== run 1 ==
Design enc_bundler_top, start of the top module:
module enc_bundler_top(
	input  wire 						clk,
	input  wire 						nrst,
	input  wire 						bundling_features,
	input  wire [617-1:0]	bits_to_bundle,
	output logic 						encoded_bit
	);
Size: roughly 1700 cells after synthesis, ~1 flip-flops, ~17000 µm² of cells after synthesis.
Settings: LEC_CHECK=0, CAP_MARGIN=20, CELL_PAD_IN_SITES_DETAIL_PLACEMENT=1, CELL_PAD_IN_SITES_GLOBAL_PLACEMENT=1, CORE_ASPECT_RATIO=0.54, CORE_MARGIN=2, CORE_UTILIZATION=37, CTS_CLUSTER_DIAMETER=224, GPL_ROUTABILITY_DRIVEN=1, GPL_TIMING_DRIVEN=1, MAX_ROUTING_LAYER=met5, PLACE_DENSITY_LB_ADDON=0.15, SETUP_SLACK_MARGIN=0.3, SLEW_MARGIN=30, TNS_END_PERCENT=95; clock period 12.5 ns.
run.sh (not shown) runs the stock make flow with config.mk's settings and CLKGATE_MAP_FILE=.
Run 1: done, clean on timing, DRC and antenna
The following lists how run 2 was set up differently from run 1:
Settings: putting HOLD_SLACK_MARGIN at 0.15 where nothing was set; swapping 30 for 20 in SLEW_MARGIN; clearing TNS_END_PERCENT, which used to be 95; clearing SETUP_SLACK_MARGIN, which used to be 0.3; putting ABC_AREA at 1 where nothing was set; swapping 224 for 198 in CTS_CLUSTER_DIAMETER; swapping 37 for 40 in CORE_UTILIZATION; swapping 0.54 for 0.5 in CORE_ASPECT_RATIO; clearing GPL_ROUTABILITY_DRIVEN, which used to be 1; clearing CELL_PAD_IN_SITES_DETAIL_PLACEMENT, which used to be 1; swapping 1 for 2 in CELL_PAD_IN_SITES_GLOBAL_PLACEMENT; clearing MAX_ROUTING_LAYER, which used to be met5; clearing GPL_TIMING_DRIVEN, which used to be 1; clearing PLACE_DENSITY_LB_ADDON, which used to be 0.15.
==> results <==
Against run 1, run 2 comes in about 5.4% lower on total met3 wirelength after detailed routing. Run 1 → run 2: required time at the endpoint of the critical path increased 0.07 ns, sequential share of layout area about even, post-layout period usage of the worst path now sits lower. Floorplan row count (higher): run 1. Total die size (higher): run 1.
> inputs changed (run 2 -> run 3)
Settings: swapping 0.5 for 1.94 in CORE_ASPECT_RATIO; clearing HOLD_SLACK_MARGIN, which used to be 0.15; swapping 2 for 1 in CELL_PAD_IN_SITES_GLOBAL_PLACEMENT; putting TNS_END_PERCENT at 60 where nothing was set; putting GPL_ROUTABILITY_DRIVEN at 0 where nothing was set; putting PLACE_DENSITY_LB_ADDON at 0.29 where nothing was set.
## What came out
Run 3 ended with every stage complete and zero timing, DRC or antenna violations. The all-layer global routing usage in run 3 was higher than what run 2 gave. Looking at run 3 and run 2, the required time of the critical path is a wash. Looking only at number of antenna diodes, and setting everything else aside, the lower value of run 3 and run 2 goes to run 2. Any difference in cell area between run 3 and run 2 is small enough to ignore. Going from run 2 to run 3, yosys synthesis chip area level, detailed-route via count moved up, HPWL reported at the end of detailed placement moved up, layout-stage area growth over the synthesis result moved down. In run 3 the first-pass GRT wire length turned out 5.3% higher than in run 2.
For run 4, these inputs were changed with respect to run 3:
Settings: changing CTS_CLUSTER_DIAMETER from 198 to 320; setting HOLD_SLACK_MARGIN to 0.17 for the first time; changing SLEW_MARGIN from 20 to 15; setting CTS_CLUSTER_SIZE to 59 for the first time; changing PLACE_DENSITY_LB_ADDON from 0.29 to 0.04; setting CELL_PAD_IN_SITES_DETAIL_PLACEMENT to 2 for the first time; changing ABC_AREA from 1 to 0; changing CORE_UTILIZATION from 40 to 55.
Results
Stage in which a tool error killed run 4: detailed placement. In run 4 relative to run 3, number of instances in the synthesized netlist had gone down by a few percent. On portion of netlist area occupied by mux cells, run 4 and run 3 are neck and neck. Core area of run 4 falls short of that of run 3 by more than a quarter. The yosys stat chip area reported for run 4 is smaller than that of run 3 by about 0.5%. [run 4 vs run 3] area of the mapped netlist: lower in run 4. Compared with run 3, run 4 shows width of the die that has gone down by more than 10%. Delta (run 4 minus run 3): share of the core filled by cells before placement went up by 15 points; register area share after synthesis did not really move; net count entering floorplan -35; post-synth tally of flip-flops with integrated enable held; row count went down by 15%.
Changes in run 5 relative to run 4:
Settings: HOLD_SLACK_MARGIN: 0.17 -> unset; CORE_UTILIZATION: 55 -> 27; TNS_END_PERCENT: 60 -> 10; SLEW_MARGIN: 15 -> 20; GPL_ROUTABILITY_DRIVEN: 0 -> unset; CTS_CLUSTER_DIAMETER: 320 -> 281; CORE_ASPECT_RATIO: 1.94 -> unset; CELL_PAD_IN_SITES_GLOBAL_PLACEMENT: 1 -> unset; SETUP_SLACK_MARGIN: unset -> -0.88; ABC_AREA: 0 -> unset; CELL_PAD_IN_SITES_DETAIL_PLACEMENT: 2 -> unset; CTS_CLUSTER_SIZE: 59 -> 90; MIN_ROUTING_LAYER: unset -> met2.
## What came out
- FAIL run 4 @ detailed placement: tool exited with error
- Run 5: all stages complete, timing, DRC and antenna checks passed
- Diff run 5..run 4 | number of port buffers | unchanged
- The cell count in the Yosys report was comparable across run 4 and run 5.
- Run 5 — initial core utilization 28 points lower, run 4 as reference
- Area of the core region in run 5 vs run 4: up 100%
- Re flip-flop and latch count after synthesis: no difference whatsoever between run 4 and run 5.
- Cmp run 4 and run 5 / height of the chip / lower: run 4
- On site row count: between run 4 and run 5, it ends up higher for run 5.
- Diff run 4 -> run 5: yosys synthesis chip area roughly the same, die area shows an increase of about 100%.
- Compared with run 4, in run 5 synthesized cell count closely matched the old numbers; width of the chip increased by 96% relative to the old numbers.

Starting RTL as in the previous note.
Design enc_bundler_top, start of the top module:
module enc_bundler_top(
	input  wire 						clk,
	input  wire 						nrst,
	input  wire 						bundling_features,
	input  wire [617-1:0]	bits_to_bundle,
	output logic 						encoded_bit
	);
make LEC_CHECK=0 CAP_MARGIN=20 CORE_ASPECT_RATIO=0.5 CORE_MARGIN=2 CORE_UTILIZATION=58 CTS_CLUSTER_DIAMETER=316 CTS_CLUSTER_SIZE=63 GPL_ROUTABILITY_DRIVEN=0 PLACE_DENSITY_LB_ADDON=0.0 SETUP_SLACK_MARGIN=1.84 SLEW_MARGIN=25 TNS_END_PERCENT=5 finish   # period 6.53 ns
The first run completed, yet does not pass: negative setup slack.
Rerun with:
CORE_ASPECT_RATIO = not set   (was 0.5)
CORE_UTILIZATION = 66   (was 58)
CTS_CLUSTER_DIAMETER = not set   (was 316)
CTS_CLUSTER_SIZE = 72   (was 63)
GPL_ROUTABILITY_DRIVEN = not set   (was 0)
PLACE_DENSITY_LB_ADDON = not set   (was 0.0)
SETUP_SLACK_MARGIN = not set   (was 1.84)
SLEW_MARGIN = 20   (was 25)
TNS_END_PERCENT = not set   (was 5)
clock period = 10.1 ns   (was 6.53 ns; I/O delays follow)
After rerunning: The new run aborted during 3_2_place_iop (PPL-0024); synthesized cell count does not change; die size goes down by 12%; area after synthesis is unchanged.
Rerun with:
CORE_UTILIZATION = 40   (was 66)
CTS_CLUSTER_SIZE = not set   (was 72)
PLACE_DENSITY = 0.6   (was not set)
clock period = 12.5 ns   (was 10.1 ns; I/O delays follow)
Outcome:
- The changed run completed without violations
- area after synthesis is unchanged
- die area is higher by 63%
- synthesized cell count stays the same
Rerun with:
CORE_ASPECT_RATIO = 1.97   (was not set)
CORE_MARGIN = 8   (was 2)
CORE_UTILIZATION = 55   (was 40)
CTS_CLUSTER_DIAMETER = 272   (was not set)
CTS_CLUSTER_SIZE = 90   (was not set)
MIN_ROUTING_LAYER = met1   (was not set)
PLACE_DENSITY = not set   (was 0.6)
PLACE_DENSITY_LB_ADDON = 0.04   (was not set)
SETUP_SLACK_MARGIN = -1.24   (was not set)
Flip-flop count stays the same. Synthesized area does not change. Fmax falls slightly. Cell area falls slightly. Routed wire length rises by roughly a tenth. Hold slack is better by 0.014 ns. Synthesized cell count is unchanged. Via count rises by a few percent. Clock skew stays the same.
Rerun with:
ABC_AREA = 0   (was not set)
CELL_PAD_IN_SITES_DETAIL_PLACEMENT = 2   (was not set)
CELL_PAD_IN_SITES_GLOBAL_PLACEMENT = 1   (was not set)
CORE_ASPECT_RATIO = 1.94   (was 1.97)
CORE_MARGIN = 2   (was 8)
CORE_UTILIZATION = 40   (was 55)
CTS_CLUSTER_DIAMETER = 39   (was 272)
CTS_CLUSTER_SIZE = not set   (was 90)
GPL_ROUTABILITY_DRIVEN = 0   (was not set)
MIN_ROUTING_LAYER = not set   (was met1)
PLACE_DENSITY_LB_ADDON = 0.29   (was 0.04)
SETUP_SLACK_MARGIN = not set   (was -1.24)
TNS_END_PERCENT = 60   (was not set)
Now the flow died in 3_5_place_dp with DPL-0033.
Die size rose by about a fifth.
Area after synthesis does not change.
Synthesized cell count stays the same.

enc_bundler_top again, from the RTL that the note above started with.
clock: 12.5 ns
lec_check: 0
cap_margin: 20
cell_pad_in_sites_global_placement: 1
core_aspect_ratio: 1.2
core_margin: 2
core_utilization: 45
cts_cluster_diameter: 80
cts_cluster_size: 70
gpl_routability_driven: 1
gpl_timing_driven: 0
max_routing_layer: met5
place_density_lb_addon: 0.24
setup_slack_margin: -0.19
slew_margin: 20
tns_end_percent: 10
Edit:
==> flow/config.mk (replaced) <==
export PLATFORM = sky130hd
export DESIGN_NAME = enc_bundler_top
export DESIGN_NICKNAME = enc_bundler_top
export VERILOG_FILES = /design/flow/design.v
export SDC_FILE = /design/flow/constraint.sdc
export NUM_CORES = 4
export LEC_CHECK = 0
export CAP_MARGIN = 20
export CORE_MARGIN = 2
export CORE_UTILIZATION = 55
export CTS_CLUSTER_DIAMETER = 272
export CTS_CLUSTER_SIZE = 90
export GPL_TIMING_DRIVEN = 0
export MIN_ROUTING_LAYER = met1
export PLACE_DENSITY = 0.61
export SLEW_MARGIN = 20
export TNS_END_PERCENT = 5
The changed run completed without violations. Synthesized cell count does not change. Final area hardly moves. Fmax decreases slightly.
Edit:
--- a/flow/config.mk
+++ b/flow/config.mk
@@ -10,2 +10,2 @@
-export CORE_UTILIZATION = 55
-export CTS_CLUSTER_DIAMETER = 272
+export CORE_UTILIZATION = 27
+export CTS_CLUSTER_DIAMETER = 395
@@ -13,3 +13,2 @@
-export GPL_TIMING_DRIVEN = 0
-export MIN_ROUTING_LAYER = met1
-export PLACE_DENSITY = 0.61
+export MIN_ROUTING_LAYER = met2
+export PLACE_DENSITY_LB_ADDON = 0.04
@@ -17 +15,0 @@
-export TNS_END_PERCENT = 5
Effect:
- The changed run produced a clean layout
- final cell count went up by 17%
- maximum frequency stays flat
- clock skew does not change
- flip-flop count stays the same
- critical path depth does not change
- global-route usage went down by 6.2 points
- die size went up by 100%
- wire length went up by 13%
- worst setup slack gains 0.0038 ns
